== run 1 ==
==> flow/design.v (excerpt) <==
module breakout(
    input  clk,
    input  rst,
    input  rota,
    input  rotb,
    input  de,
    output red,
    output green,
    output blue,
    output hsync,
    output vsync
    );
wire [9:0] xpos;
wire [9:0] ypos;
signal_generator signal_generator_inst(clk, rst, hsync, vsync, xpos, ypos);
game game_inst(clk, rst, xpos, ypos, ~rota, ~rotb, ~de, red, green, blue);
endmodule
For scale: roughly 1300 cells after synthesis, about 10 I/O pins, about 11000 sq um of cells after synthesis.
clock: 18.1 ns
lec_check: 0
abc_area: 0
cap_margin: 20
core_margin: 2
core_utilization: 31
cts_cluster_diameter: 400
cts_cluster_size: 93
gpl_routability_driven: 1
gpl_timing_driven: 1
place_density: 0.5
setup_slack_margin: 1.39
slew_margin: 25
tns_end_percent: 15
run.sh (not shown) runs the stock make flow with config.mk's settings and CLKGATE_MAP_FILE=.
[inputs] run 2 vs run 1
--- a/flow/config.mk
+++ b/flow/config.mk
@@ -9,11 +9,11 @@
 export CAP_MARGIN = 20
 export CORE_MARGIN = 2
-export CORE_UTILIZATION = 31
-export CTS_CLUSTER_DIAMETER = 400
-export CTS_CLUSTER_SIZE = 93
+export CORE_UTILIZATION = 71
+export CTS_CLUSTER_DIAMETER = 256
+export CTS_CLUSTER_SIZE = 54
 export GPL_ROUTABILITY_DRIVEN = 1
 export GPL_TIMING_DRIVEN = 1
-export PLACE_DENSITY = 0.5
+export MAX_ROUTING_LAYER = met4
+export PLACE_DENSITY = 0.65
 export SETUP_SLACK_MARGIN = 1.39
 export SLEW_MARGIN = 25
-export TNS_END_PERCENT = 15
==> flow/constraint.sdc <==
create_clock -name core_clock -period 9.27 [get_ports {clk}]
set_input_delay 1.8540 -clock core_clock [delete_from_list [all_inputs] [get_ports {clk}]]
set_output_delay 1.8540 -clock core_clock [all_outputs]
set_load 0.01 [all_outputs]
==> results <==
Every stage of the flow completed for run 2, and the final layout passed the timing, DRC and antenna checks.
Run 2 improves on run 1 in wire length of the first global-routing pass.
Diff run 1 -> run 2: utilization of the core after routing now larger, overall global routing resource usage now larger, detailed route wirelength on metal2 now smaller, final critical-path share of the clock period now larger, number of fill cells in the layout now smaller.
Run 2 ended with more worst clock skew than run 1.
Run 1 has higher minimum setup slack in the final design than run 2.
[run 2] power rose 100% relative to run 1
Going from run 1 to run 2, slew at the pin closest to its max-slew limit shrinks by 0.081 ns.
[inputs] run 3 vs run 2
--- a/flow/config.mk
+++ b/flow/config.mk
@@ -9,11 +9,10 @@
 export CAP_MARGIN = 20
 export CORE_MARGIN = 2
-export CORE_UTILIZATION = 71
-export CTS_CLUSTER_DIAMETER = 256
-export CTS_CLUSTER_SIZE = 54
+export CORE_UTILIZATION = 31
+export CTS_CLUSTER_DIAMETER = 396
+export CTS_CLUSTER_SIZE = 96
 export GPL_ROUTABILITY_DRIVEN = 1
 export GPL_TIMING_DRIVEN = 1
-export MAX_ROUTING_LAYER = met4
-export PLACE_DENSITY = 0.65
+export PLACE_DENSITY_LB_ADDON = 0.06
 export SETUP_SLACK_MARGIN = 1.39
 export SLEW_MARGIN = 25
==> flow/constraint.sdc <==
create_clock -name core_clock -period 18.1 [get_ports {clk}]
set_input_delay 3.6200 -clock core_clock [delete_from_list [all_inputs] [get_ports {clk}]]
set_output_delay 3.6200 -clock core_clock [all_outputs]
set_load 0.01 [all_outputs]
## What came out
Run 3 reached the end of the flow, and the finished layout is clean on the timing, DRC and antenna checks.
Between run 3 and run 2, portion of the clock cycle consumed by the worst path in the final layout is lower for run 3, run 2 comes in above that.
Compared to run 2, run 3 has total die area 21000 sq um higher.
Taking run 2 as 1.0, run 3 lands at 0.855 on last weighted congestion value of the routability-driven placer.
The width of the die number comes out lower for run 2 vs run 3.
Non-clock buffering overhead in the final layout | run 3 above run 2
When the final numbers for run 3 and run 2 were put side by side, the total power turned out to be greater in run 2.


the baseline:
breakout again, from the RTL that the note above started with.
clock: 7.37 ns
lec_check: 0
abc_area: 1
cap_margin: 5
core_aspect_ratio: 0.83
core_margin: 2
core_utilization: 72
cts_cluster_diameter: 90
cts_cluster_size: 72
gpl_routability_driven: 0
hold_slack_margin: 0.28
max_routing_layer: met4
place_density_lb_addon: 0.01
setup_slack_margin: 2.18
slew_margin: 20
Here is what was changed in the inputs of the candidate compared with the baseline.
- SETUP_SLACK_MARGIN now 2.08, was 2.18
- CTS_CLUSTER_SIZE now 10, was 72
- CTS_CLUSTER_DIAMETER no longer set, was 90
- CAP_MARGIN now 40, was 5
- MAX_ROUTING_LAYER no longer set, was met4
- PLACE_DENSITY_LB_ADDON now 0.29, was 0.01
- CORE_ASPECT_RATIO no longer set, was 0.83
- GPL_ROUTABILITY_DRIVEN no longer set, was 0
==> results <==
- Of the candidate and the baseline, the run reporting the lower final period utilization was the baseline.
- Comparing the candidate against the baseline, there is no change at all in synthesized cell count.
- Non-clock buffer count sits higher in the candidate than in the baseline.
- Re sum of negative setup slack: no difference whatsoever between the baseline and the candidate.
- From the baseline to the candidate the numbers moved as follows: worst hold path stage count moved down; flop share of the area level; number of cells on the worst reg-to-reg path moved up.


## run A
Starting RTL as in the previous note.
clock: 9.73 ns
lec_check: 0
cap_margin: 20
cell_pad_in_sites_global_placement: 0
core_margin: 2
core_utilization: 69
cts_cluster_size: 90
gpl_timing_driven: 1
min_routing_layer: met1
place_density: 0.49
slew_margin: 10
tns_end_percent: 50
Both conditions hold for run A: the flow ran to the end and the final layout passed the timing, DRC and antenna checks.
What run B does differently from run A at the input level:
- SETUP_SLACK_MARGIN: unset -> 0.68
- PLACE_DENSITY: 0.49 -> unset
- SLEW_MARGIN: 10 -> 20
- GPL_TIMING_DRIVEN: 1 -> unset
- MIN_ROUTING_LAYER: met1 -> unset
- CTS_CLUSTER_SIZE: 90 -> unset
- CORE_UTILIZATION: 69 -> 72
- ABC_AREA: unset -> 1
- TNS_END_PERCENT: 50 -> unset
- CELL_PAD_IN_SITES_GLOBAL_PLACEMENT: 0 -> unset
- the clock period (ns, I/O delays scaled along): 9.73 -> 5.97
Results
Run B completed every stage of the flow, and the final layout passed the timing, DRC and antenna checks. Compared with run A, in run B synthesized cell count rose 39%; worst path setup slack after routing fell 1.88 ns. Compared with run A, run B shows a lower share of cell area taken by muxes after synthesis. Cmp run A and run B / headroom to the max-slew limit / higher: run A. Run B vs run A — final-layout non-clock buffer area share dropped 0.28 points. Summary of run B over run A: full die area went up; sequential area share after synthesis now smaller. Looking only at path depth of the worst reg2reg path, and setting everything else aside, the lower value of run A and run B goes to run A. Run B vs run A: fill cell instance count of the final layout up by a few percent. Run B vs run A, post-synthesis share of cell area spent on and, or, nand and nor gates went up by 12 points. Global-route met2 utilization was higher in the run labelled run B.
#### Input delta (run C over run B)
- a deleted ABC_AREA that had been 1
- a deleted SETUP_SLACK_MARGIN that had been 0.68
- a change of CORE_UTILIZATION from 72 to 40
- a change of the clock period (ns, I/O delays scaled along) from 5.97 to 13.3
Results
- Run C completed; timing, DRC and antenna clean
- Going from run B to run C, yosys stat chip area went down, cell area went down.
- Violation count after the first detailed-routing iteration (run C vs. run B) decreases by more than a quarter
### run C -> run D
- SETUP_SLACK_MARGIN: unset -> 1.95
- ABC_AREA: unset -> 1
- CORE_UTILIZATION: 40 -> 68
- the clock period (ns, I/O delays scaled along): 13.3 -> 7.37
- Looking at the reports, run D completed the entire flow and the layout it produced met the timing, DRC and antenna checks.
- Sort run C and run D by routed wire length asc -> top: run C
- On area added between synthesis and finish: run D sits below run C.
- Compared with run C, in run D clock network power consumption picked up an extra about 80%; chip area lost about 33%; via count picked up an extra 2712.
[inputs] run E vs run D
- setting PLACE_DENSITY_LB_ADDON to 0.15 for the first time
- changing CORE_UTILIZATION from 68 to 70
- setting CTS_CLUSTER_SIZE to 17 for the first time
Findings:
Taking run D as the reference, in run E total power went up; met3 demand-to-capacity share in global routing went down; logic area did not really move; fraction of the cycle the final worst path needs did not really move. Data arrival time of the critical path: run D vs run E, no meaningful difference. The higher clock period minus final worst setup slack came out of run E.
What run F does differently from run E at the input level:
- CTS_CLUSTER_SIZE removed (was 17)
- PLACE_DENSITY_LB_ADDON changed from 0.15 to 0.2
- CORE_UTILIZATION changed from 70 to 72
Findings:
Cell count: run E vs run F, no meaningful difference. Between run E and run F, the final area figures differ only marginally. Run E has a lower detailed-routed wire length on met2 than run F. Re flip-flop count: no difference whatsoever between run F and run E. Diff run F and run E: net switching fraction of the power lower in run F. [run F] part of the power in registers rose 1.0 points relative to run E. On combinational cell fraction of total power: run F sits above run E. Run E -> run F: final wirelength increased slightly.


Setup of zinc:
Starting RTL as in the previous note.
clock: 15.1 ns
lec_check: 0
abc_area: 1
cap_margin: 20
cell_pad_in_sites_global_placement: 3
core_aspect_ratio: 1.49
core_margin: 10
core_utilization: 31
cts_cluster_diameter: 213
gpl_routability_driven: 0
gpl_timing_driven: 1
place_density_lb_addon: 0.26
slew_margin: 5
tns_end_percent: 50
zinc went all the way through the flow, and no timing, DRC or antenna check failed.
#### Input delta (juniper over zinc)
- CORE_MARGIN changed from 10 to 2
- PLACE_DENSITY_LB_ADDON removed (was 0.26)
- CORE_UTILIZATION changed from 31 to 68
- TNS_END_PERCENT removed (was 50)
- CTS_CLUSTER_DIAMETER removed (was 213)
- SLEW_MARGIN changed from 5 to 20
- CORE_ASPECT_RATIO removed (was 1.49)
- GPL_ROUTABILITY_DRIVEN removed (was 0)
- CELL_PAD_IN_SITES_GLOBAL_PLACEMENT removed (was 3)
- GPL_TIMING_DRIVEN removed (was 1)
- ABC_AREA removed (was 1)
- the clock period (ns, I/O delays scaled along) changed from 15.1 to 12.7
## What came out
juniper | status: complete | timing, DRC, antenna: pass. Comparing zinc and juniper, total wire length after detailed routing is higher on zinc. juniper against zinc: slack of the worst reg-to-reg path shows a reduction of 1.84 ns, arithmetic-cell share of the synthesized area counting full adders, half adders and majority gates up 1.4 points.
#### Input delta (xenon over juniper)
- swapping 68 for 24 in CORE_UTILIZATION
- swapping 12.7 for 57.6 in the clock period (ns, I/O delays scaled along)
### Flow results
- Looking at highest-delay cell along the critical path, the nor4b_1 result is from juniper; the clkdlybuf4s50_1 one comes from xenon.
- Of xenon and juniper, it is xenon that has the higher setup slack.
- juniper reports its first element of the critical path as game_inst.paddlePosition[4] while xenon reports game_inst.paddlePosition[2].
- Compared with juniper, xenon shows worst hold slack higher by 0.0075 ns.
- The multi-input combinational cell area was comparable across xenon and juniper.
- Measured against each other, xenon and juniper differ in detailed-routing wirelength on met1, the higher figure coming from xenon.
- The final layout from xenon, which completed every stage, passed the timing, DRC and antenna checks at the end of the flow.
- Reported for xenon and juniper, global route total overflow turned out identical to the last digit.
- As far as non-clock buffer count goes, xenon and juniper are indistinguishable; the numbers are identical.
- Compare xenon and juniper | ratio of final minimum period to clock period lower: xenon
- Diff juniper -> xenon | post-layout instance area | up by a few percent
Here is what was changed in the inputs of willow compared with xenon.
- a change of CORE_UTILIZATION from 24 to 72
- an added CTS_CLUSTER_SIZE of 10
- an added ABC_AREA of 1
- an added SETUP_SLACK_MARGIN of 1.62
- a change of the clock period (ns, I/O delays scaled along) from 57.6 to 5.97
==> results <==
- Area of the chip: willow vs xenon down 62%
- Startpoint of the most critical setup path: game_inst.paddlePosition[5] -> willow, game_inst.paddlePosition[2] -> xenon
- Comparing the two runs side by side, willow comes out behind xenon on cell area.
- Final wirelength ends up lower on xenon.
For tundra, these inputs were changed with respect to willow:
- SETUP_SLACK_MARGIN: 1.62 -> unset
- CORE_UTILIZATION: 72 -> 38
- CTS_CLUSTER_SIZE: 10 -> unset
- ABC_AREA: 1 -> unset
- the clock period (ns, I/O delays scaled along): 5.97 -> 13.3
[summary]
Critical path depth: tundra higher than willow
Summary of the comparison: number of non-clock buffers is lower in tundra, relative to willow.
For willow, the master of the slowest instance on the critical path was dfxtp_4, unlike tundra, where it was nor4b_1.
Cell area | tundra vs willow | tundra smaller
Synthesized cell count, willow and tundra: lower on tundra
tundra improves on willow in overall power after layout.
Re layout clock buffer count: tundra is 2 up on willow.
Diff willow -> tundra | synthesized area divided by synthesized cell count | up by more than 10%
Changes observed in tundra relative to willow: hold slack now larger; multi-input combinational cell area now smaller; combinational power now smaller.
No activity file was given, so power comes from the tool's default toggle rates.
